## uart_rx
module uart_rx
  #(parameter CLKS_PER_BIT = 104)
  (
   input        i_Clock,
   input        i_Rst,
   input        i_Rx_Serial,
   output reg [15:0] o_Rx_Byte,
  output reg square_wave,
  output reg pin1,
  output  reg pin2
  );
==> flow/config.mk <==
export PLATFORM = sky130hd
export DESIGN_NAME = uart_rx
export DESIGN_NICKNAME = uart_rx
export VERILOG_FILES = /design/flow/design.v
export SDC_FILE = /design/flow/constraint.sdc
export NUM_CORES = 4
export LEC_CHECK = 0
export CAP_MARGIN = 20
export CORE_ASPECT_RATIO = 1.19
export CORE_MARGIN = 2
export CORE_UTILIZATION = 21
export SLEW_MARGIN = 20
==> flow/constraint.sdc <==
create_clock -name core_clock -period 100.0 [get_ports {i_Clock}]
set_input_delay 20.0000 -clock core_clock [delete_from_list [all_inputs] [get_ports {i_Clock}]]
set_output_delay 20.0000 -clock core_clock [all_outputs]
set_load 0.01 [all_outputs]
run.sh (not shown) runs the stock make flow with config.mk's settings and CLKGATE_MAP_FILE=.
The first run finished clean.
Edit:
- CORE_ASPECT_RATIO: 1.19 -> 0.5
- CORE_UTILIZATION: 21 -> 54
- GPL_ROUTABILITY_DRIVEN: default -> 0
Hold slack is worse by 0.0063 ns. Non-clock buffer count decreases by 2. Setup slack is worse by 0.17 ns.
Edit:
- CORE_ASPECT_RATIO: 0.5 -> 1.44
- CORE_UTILIZATION: 54 -> 40
- CTS_CLUSTER_SIZE: default -> 49
- GPL_ROUTABILITY_DRIVEN: 0 -> default
Core utilization is lower by 15 points.
Maximum frequency came out higher by 0.91%.
Worst hold slack gets better by 0.016 ns.
Die size is higher by 34%.
Flip-flop count stays the same.
Clock skew falls by 0.0064 ns.
Edit:
- CORE_ASPECT_RATIO: 1.44 -> 1.85
- CORE_UTILIZATION: 40 -> 54
- CTS_CLUSTER_SIZE: 49 -> default
Fmax drops by 1.0%; global-route usage climbs by 13 points; routed wire length climbs by 15%; synthesized area does not change.
Edit:
- CORE_ASPECT_RATIO: 1.85 -> 0.5
- CORE_UTILIZATION: 54 -> 39
- CTS_CLUSTER_DIAMETER: default -> 96
- CTS_CLUSTER_SIZE: default -> 98
- GPL_TIMING_DRIVEN: default -> 0
- TNS_END_PERCENT: default -> 5
=> Die area grows by 38%. First-iteration DRC count rises by 59%. Fmax fell by 1.6%.

========
Starting RTL as in the previous note.
Design uart_rx, start of the top module:
module uart_rx
  #(parameter CLKS_PER_BIT = 104)
  (
   input        i_Clock,
   input        i_Rst,
   input        i_Rx_Serial,
   output reg [15:0] o_Rx_Byte,
  output reg square_wave,
  output reg pin1,
  output  reg pin2
  );
Settings: LEC_CHECK=0, ABC_AREA=0, CAP_MARGIN=5, CELL_PAD_IN_SITES_DETAIL_PLACEMENT=0, CELL_PAD_IN_SITES_GLOBAL_PLACEMENT=3, CORE_ASPECT_RATIO=0.78, CORE_MARGIN=3, CORE_UTILIZATION=25, CTS_CLUSTER_DIAMETER=277, CTS_CLUSTER_SIZE=59, GPL_ROUTABILITY_DRIVEN=0, GPL_TIMING_DRIVEN=1, MAX_ROUTING_LAYER=met4, MIN_ROUTING_LAYER=met2, PLACE_DENSITY_LB_ADDON=0.17, SETUP_SLACK_MARGIN=5.0, SLEW_MARGIN=20; clock period 93.5 ns.
The first run finished clean.
Rerun with:
Settings changed: ABC_AREA 0 to 1, CELL_PAD_IN_SITES_DETAIL_PLACEMENT 0 to 1, CELL_PAD_IN_SITES_GLOBAL_PLACEMENT 3 to default, CORE_ASPECT_RATIO 0.78 to 0.64, CORE_MARGIN 3 to 8, CTS_CLUSTER_DIAMETER 277 to default, CTS_CLUSTER_SIZE 59 to default, GPL_TIMING_DRIVEN 1 to 0.
Outcome: The new run ran to the end with no violations. Wire length decreases by 12%. Design area decreases by 5.0%. Via count barely changes.

========
Setup of old:
Starting RTL as in the previous note.
export LEC_CHECK = 0
export ABC_AREA = 1
export CAP_MARGIN = 0
export CELL_PAD_IN_SITES_DETAIL_PLACEMENT = 1
export CORE_ASPECT_RATIO = 0.64
export CORE_MARGIN = 2
export CORE_UTILIZATION = 25
export GPL_ROUTABILITY_DRIVEN = 0
export GPL_TIMING_DRIVEN = 0
export HOLD_SLACK_MARGIN = 0.29
export MAX_ROUTING_LAYER = met4
export MIN_ROUTING_LAYER = met2
export PLACE_DENSITY_LB_ADDON = 0.17
export SETUP_SLACK_MARGIN = 5.0
export SLEW_MARGIN = 20
create_clock -name core_clock -period 93.5 [get_ports {i_Clock}]
Input changes introduced in new (baseline for comparison: old):
Settings: HOLD_SLACK_MARGIN changed from 0.29 to 0.01; CAP_MARGIN changed from 0 to 35; CORE_ASPECT_RATIO removed (was 0.64); SETUP_SLACK_MARGIN removed (was 5.0); CTS_CLUSTER_SIZE newly set to 69; PLACE_DENSITY_LB_ADDON removed (was 0.17); CELL_PAD_IN_SITES_DETAIL_PLACEMENT removed (was 1); ABC_AREA removed (was 1); CORE_UTILIZATION changed from 25 to 54; the clock period (ns, I/O delays scaled along) changed from 93.5 to 152.0.
- Comparing old and new, setup slack after layout is lower on old.
- Compared with old, new shows area share of buffers outside the clock network lower by 1.0 points.
- Clock tree buffer count of the final layout: new vs old down 5
- Global-route usage: new > old
- Compared with old, new shows chip area estimate from yosys synthesis that has gone up by a few percent.
- As of new, final routed wirelength across all metal layers had fallen by more than 10% compared to old.
- After synthesis and placement, the instance count of new is below that of old.
- Relative to old, area after synthesis increased by 3.2% in new.
- distB[11] as the worst setup path endpoint was reported by new, and distB[15] by old.
- old → new: floorplan utilization increased by 29 points relative to the old numbers, post-synthesis share of cell area spent on and-or and or-and gates increased by 10 points relative to the old numbers.

========
Starting RTL as in the previous note.
make LEC_CHECK=0 ABC_AREA=1 CAP_MARGIN=20 CORE_MARGIN=2 CORE_UTILIZATION=72 CTS_CLUSTER_SIZE=15 GPL_ROUTABILITY_DRIVEN=0 HOLD_SLACK_MARGIN=0.29 PLACE_DENSITY_LB_ADDON=0.02 SETUP_SLACK_MARGIN=-0.35 SLEW_MARGIN=20 finish   # period 13.3 ns
The starting point aborted during detailed placement, error DPL-0038.
Then changed:
CTS_CLUSTER_SIZE = not set   (was 15)
GPL_ROUTABILITY_DRIVEN = not set   (was 0)
HOLD_SLACK_MARGIN = not set   (was 0.29)
MAX_ROUTING_LAYER = met4   (was not set)
PLACE_DENSITY_LB_ADDON = 0.2   (was 0.02)
SETUP_SLACK_MARGIN = not set   (was -0.35)
clock period = 74.7 ns   (was 13.3 ns; I/O delays follow)
Outcome: The changed run passed the timing, DRC and antenna checks. Die area stays the same. Synthesized area is unchanged. Synthesized cell count does not change.
Then changed:
ABC_AREA = not set   (was 1)
CORE_UTILIZATION = 40   (was 72)
MAX_ROUTING_LAYER = not set   (was met4)
PLACE_DENSITY_LB_ADDON = not set   (was 0.2)
clock period = 93.8 ns   (was 74.7 ns; I/O delays follow)
What happened: Wire length rose by 16%; sequential share of layout area went down by 0.31 points; cell area came out higher by 4.5%; setup slack gets better by 1200 ps; synthesized area is higher by 3.2%; utilization came out lower by 34 points; global-route usage fell by 15 points; maximum frequency fell by 21%; worst hold slack is better by 23 ps; die size went up by 84%.
Then changed:
ABC_AREA = 1   (was not set)
CORE_UTILIZATION = 72   (was 40)
CTS_CLUSTER_SIZE = 99   (was not set)
clock period = 100.0 ns   (was 93.8 ns; I/O delays follow)
- non-clock buffer count went down by 55
- register-to-register slack gains 14000 ps
- worst hold slack loses 24 ps
- cell area went down by 7.1%
- global-route usage went up by 14 points
- clock-buffer cell count does not change
- setup slack gains 14000 ps
- routed wire length went down by 17%
Then changed:
ABC_AREA = not set   (was 1)
CORE_ASPECT_RATIO = 1.2   (was not set)
CTS_CLUSTER_SIZE = not set   (was 99)
Non-clock buffer count goes up by 24. Synthesized cell count goes down by 12%. Via count goes up by 4.0%. Area after synthesis goes up by 3.2%.
